// magnitude_wrapper
module magnitude_wrapper(
	input aclk,
	input aresetn,
	input s_i_data_valid,
	output reg s_o_data_ready,
	input [31:0] s_i_data,
	output reg m_o_data_valid,
	input m_i_data_ready,
	output reg [31:0] m_o_data
    );
clock: 5.54 ns
lec_check: 0
abc_area: 1
cap_margin: 30
core_margin: 2
core_utilization: 72
cts_cluster_diameter: 217
cts_cluster_size: 76
hold_slack_margin: -0.09
place_density: 0.43
setup_slack_margin: -0.36
slew_margin: 40
run.sh (not shown) runs the stock make flow with config.mk's settings and CLKGATE_MAP_FILE=.
The first run finished with setup timing left.
Next try:
==> flow/config.mk (replaced) <==
export PLATFORM = sky130hd
export DESIGN_NAME = magnitude_wrapper
export DESIGN_NICKNAME = magnitude_wrapper
export VERILOG_FILES = /design/flow/design.v
export SDC_FILE = /design/flow/constraint.sdc
export NUM_CORES = 4
export LEC_CHECK = 0
export CAP_MARGIN = 30
export CORE_MARGIN = 2
export CORE_UTILIZATION = 72
export CTS_CLUSTER_SIZE = 31
export SETUP_SLACK_MARGIN = -0.36
export SLEW_MARGIN = 20
==> flow/constraint.sdc (replaced) <==
create_clock -name core_clock -period 6.46 [get_ports {aclk}]
set_input_delay 1.2920 -clock core_clock [delete_from_list [all_inputs] [get_ports {aclk}]]
set_output_delay 1.2920 -clock core_clock [all_outputs]
set_load 0.01 [all_outputs]
Effect: The changed run finished but failed the layout checks on setup timing. Via count came out lower by 21%. Count of clock-buffer cells in the layout does not change. Non-clock buffer count falls by 29. Synthesized cell count fell by 20%. Area after synthesis came out lower by 5.2%. Sequential share of layout area goes up by 1.0 points.


run A:
The RTL this note starts from:
==> flow/design.v <==
`timescale 1ns / 1ps
module magnitude_wrapper(
	input aclk,
	input aresetn,
	input s_i_data_valid,
	output reg s_o_data_ready,
	input [31:0] s_i_data,
	output reg m_o_data_valid,
	input m_i_data_ready,
	output reg [31:0] m_o_data
    );
	reg [31:0] o_data_temp;
	reg [15:0] data_real;
	reg [15:0] data_imag;
	reg start_calc;
	reg ack_calc;
	wire [15:0] in_real = s_i_data[15:0];
	wire [15:0] in_imag = s_i_data[31:16];
	always @ (posedge aclk)
		begin
			if (aresetn == 0) begin
				s_o_data_ready <= 1'b0;
				start_calc <= 1'b0;
			end
			if (ack_calc == 1'b1) begin
				start_calc <= 0;
			end
			if ( (s_i_data_valid == 1'b1) && (ack_calc == 0)) begin
				if (in_real[15] == 1'b1)
					data_real <= ~in_real + 16'd1;
				else
					data_real <= in_real;
				if (in_imag[15] == 1'b1)
					data_imag <= ~in_imag + 16'd1;
				else
					data_imag <= in_imag;
				s_o_data_ready <= 1;
				start_calc <= 1'b1;
			end
		end
	always @ (posedge aclk)
		begin
			if (aresetn == 0) begin
				ack_calc <= 0;
			end
			if (start_calc == 1'b1) begin
				ack_calc <= 1;
				o_data_temp <= data_real*data_real + data_imag*data_imag;
			end
			else begin
				ack_calc <= 0;
			end
		end
	always @ (posedge aclk)
		begin
			if (aresetn == 0) begin
				m_o_data_valid <= 1'b0;
			end
			if (m_i_data_ready == 1'b1) begin
				if (ack_calc == 0) begin
					m_o_data_valid <= 1'b0;
				end
				else begin
					m_o_data_valid <= 1'b1;
					m_o_data <= o_data_temp;
				end
			end
		end
endmodule
Settings: LEC_CHECK=0, ABC_AREA=1, CAP_MARGIN=20, CORE_ASPECT_RATIO=1.32, CORE_MARGIN=9, CORE_UTILIZATION=17, CTS_CLUSTER_DIAMETER=45, CTS_CLUSTER_SIZE=35, GPL_ROUTABILITY_DRIVEN=0, GPL_TIMING_DRIVEN=1, MAX_ROUTING_LAYER=met4, MIN_ROUTING_LAYER=met1, SLEW_MARGIN=20, TNS_END_PERCENT=70; clock period 11.2 ns.
Run A has completed all stages; timing, DRC and antenna checks passed.
#### Input delta (run B over run A)
==> flow/config.mk <==
export PLATFORM = sky130hd
export DESIGN_NAME = magnitude_wrapper
export DESIGN_NICKNAME = magnitude_wrapper
export VERILOG_FILES = /design/flow/design.v
export SDC_FILE = /design/flow/constraint.sdc
export NUM_CORES = 4
export LEC_CHECK = 0
export CAP_MARGIN = 20
export CORE_MARGIN = 2
export CORE_UTILIZATION = 72
export CTS_CLUSTER_SIZE = 36
export SLEW_MARGIN = 20
==> flow/constraint.sdc <==
create_clock -name core_clock -period 6.92 [get_ports {aclk}]
set_input_delay 1.3840 -clock core_clock [delete_from_list [all_inputs] [get_ports {aclk}]]
set_output_delay 1.3840 -clock core_clock [all_outputs]
set_load 0.01 [all_outputs]
==> results <==
Although run B finished all stages, its layout failed final checks on setup timing.
Number of buffers inserted by post-CTS setup repair: run B higher than run A
For run B, the cell type of the slowest stage on the worst timing path was fa_1, unlike run A, where it was edfxtp_1.
Taking run A as the reference, in run B portion of the clock cycle consumed by the worst path in the final layout grew by 42 points, sequential cell count held.
Comparing the two runs side by side, run B comes out ahead of run A on wire length.
When the final numbers for run A and run B were put side by side, the worst setup slack turned out to be smaller in run B.
Taking run B over run A, the wire length of the first global-routing pass ratio works out to 0.938.
Arrival time of the worst setup path in run B vs run A: up 0.19 ns
Synthesized cell count for run B: 440 down relative to run A
Run A has a lower critical path depth than run B.
Run B gives more hold slack than run A did.
Here is what was changed in the inputs of run C compared with run B.
diff --git a/flow/config.mk b/flow/config.mk
--- a/flow/config.mk
+++ b/flow/config.mk
@@ -7,2 +7,3 @@
 export LEC_CHECK = 0
+export ABC_AREA = 1
 export CAP_MARGIN = 20
@@ -10,3 +11,4 @@
 export CORE_UTILIZATION = 72
-export CTS_CLUSTER_SIZE = 36
+export CTS_CLUSTER_SIZE = 99
 export SLEW_MARGIN = 20
+export TNS_END_PERCENT = 15
==> flow/constraint.sdc <==
create_clock -name core_clock -period 5.27 [get_ports {aclk}]
set_input_delay 1.0540 -clock core_clock [delete_from_list [all_inputs] [get_ports {aclk}]]
set_output_delay 1.0540 -clock core_clock [all_outputs]
set_load 0.01 [all_outputs]
Run C -> stages 100% | layout checks FAIL | setup timing. Run B -> run C: mean number of vias per cell decreased by a few percent. Overall track demand over capacity in global routing in run C is 3.3 points above run B. [compare] base=run B new=run C: routed wire length rose by about 19%, final area grew by about 7%, area overhead of the layout relative to synthesis rose by 2.0 points, count of nets after finishing went up by 476. The run showing the greater final core utilization is run C. Sort run B and run C by routing usage on met3, ascending, and run B comes first.
Edits applied to the flow inputs when going from run C to run D:
diff --git a/flow/config.mk b/flow/config.mk
--- a/flow/config.mk
+++ b/flow/config.mk
@@ -7,8 +7,5 @@
 export LEC_CHECK = 0
-export ABC_AREA = 1
 export CAP_MARGIN = 20
 export CORE_MARGIN = 2
-export CORE_UTILIZATION = 72
-export CTS_CLUSTER_SIZE = 99
+export CORE_UTILIZATION = 68
 export SLEW_MARGIN = 20
-export TNS_END_PERCENT = 15
==> flow/constraint.sdc <==
create_clock -name core_clock -period 11.6 [get_ports {aclk}]
set_input_delay 2.3200 -clock core_clock [delete_from_list [all_inputs] [get_ports {aclk}]]
set_output_delay 2.3200 -clock core_clock [all_outputs]
set_load 0.01 [all_outputs]
Results
edfxtp_1 as the cell type of the slowest stage on the worst timing path was reported by run D, and fa_1 by run C.
Comparing run C against run D, there is no change at all in number of cell rows.
Launch point of the worst path: data_real[11]$_DFFE_PP_ -> run D, data_imag[1]$_DFFE_PP_ -> run C
Higher cell count in the Yosys report among run D and run C: run C
Run C: all stages done; final checks FAILED (setup timing).
Run D reached the final stage; the timing, DRC and antenna checks on its layout passed.
Relative to run C, the final number of setup-violating endpoints of run D is lower by 26.


Starts from the design.v that is shown in full above.
==> flow/config.mk <==
export PLATFORM = sky130hd
export DESIGN_NAME = magnitude_wrapper
export DESIGN_NICKNAME = magnitude_wrapper
export VERILOG_FILES = /design/flow/design.v
export SDC_FILE = /design/flow/constraint.sdc
export NUM_CORES = 4
export LEC_CHECK = 0
export ABC_AREA = 1
export CAP_MARGIN = 30
export CORE_MARGIN = 2
export CORE_UTILIZATION = 72
export CTS_CLUSTER_DIAMETER = 217
export CTS_CLUSTER_SIZE = 76
export PLACE_DENSITY = 0.43
export SETUP_SLACK_MARGIN = -0.36
export SLEW_MARGIN = 20
==> flow/constraint.sdc <==
create_clock -name core_clock -period 6.55 [get_ports {aclk}]
set_input_delay 1.3100 -clock core_clock [delete_from_list [all_inputs] [get_ports {aclk}]]
set_output_delay 1.3100 -clock core_clock [all_outputs]
set_load 0.01 [all_outputs]
The baseline reached the layout checks and failed them: setup timing.
Edit:
Settings changed: ABC_AREA 1 to not set, CORE_UTILIZATION 72 to 22, CTS_CLUSTER_DIAMETER 217 to not set, CTS_CLUSTER_SIZE 76 to not set, PLACE_DENSITY 0.43 to not set.
Clock period 6.55 ns to 11.4 ns, I/O delays scaled along.
After rerunning: Now the flow finished with timing, DRC and antenna clean; clock-buffer cell count does not change; routed wire length drops by 12%; global-route usage drops by 24 points; critical path depth does not change; final area drops by 4.7%.
Edit:
Settings changed: CAP_MARGIN 30 to 15, CELL_PAD_IN_SITES_DETAIL_PLACEMENT set to 2, CORE_MARGIN 2 to 3, CORE_UTILIZATION 22 to 26, GPL_ROUTABILITY_DRIVEN set to 0, MIN_ROUTING_LAYER set to met2.
The changed run completed with no timing, DRC or antenna violations.
Via count grows by well over a third.
Global-route usage goes up by 18 points.
Worst setup slack degrades by 1.0 ns.
Flip-flop count is unchanged.
Hold slack degrades by 0.027 ns.
Utilization rises by 4.5 points.
Design area goes down slightly.
Synthesized area stays the same.
Edit:
Settings changed: CAP_MARGIN 15 to 30, CELL_PAD_IN_SITES_DETAIL_PLACEMENT 2 to not set, CORE_MARGIN 3 to 2, CORE_UTILIZATION 26 to 22, CTS_CLUSTER_DIAMETER set to 185, CTS_CLUSTER_SIZE set to 95, GPL_ROUTABILITY_DRIVEN 0 to not set, MIN_ROUTING_LAYER met2 to not set, TNS_END_PERCENT set to 5.
After rerunning:
- maximum frequency rises by roughly a tenth
- global-route usage went down by 18 points
- wire length goes down by well over a third
- clock-buffer cell count does not change
- final area went up slightly
- area after synthesis is unchanged
- die area rose by about a fifth
- final cell count climbs by a few percent
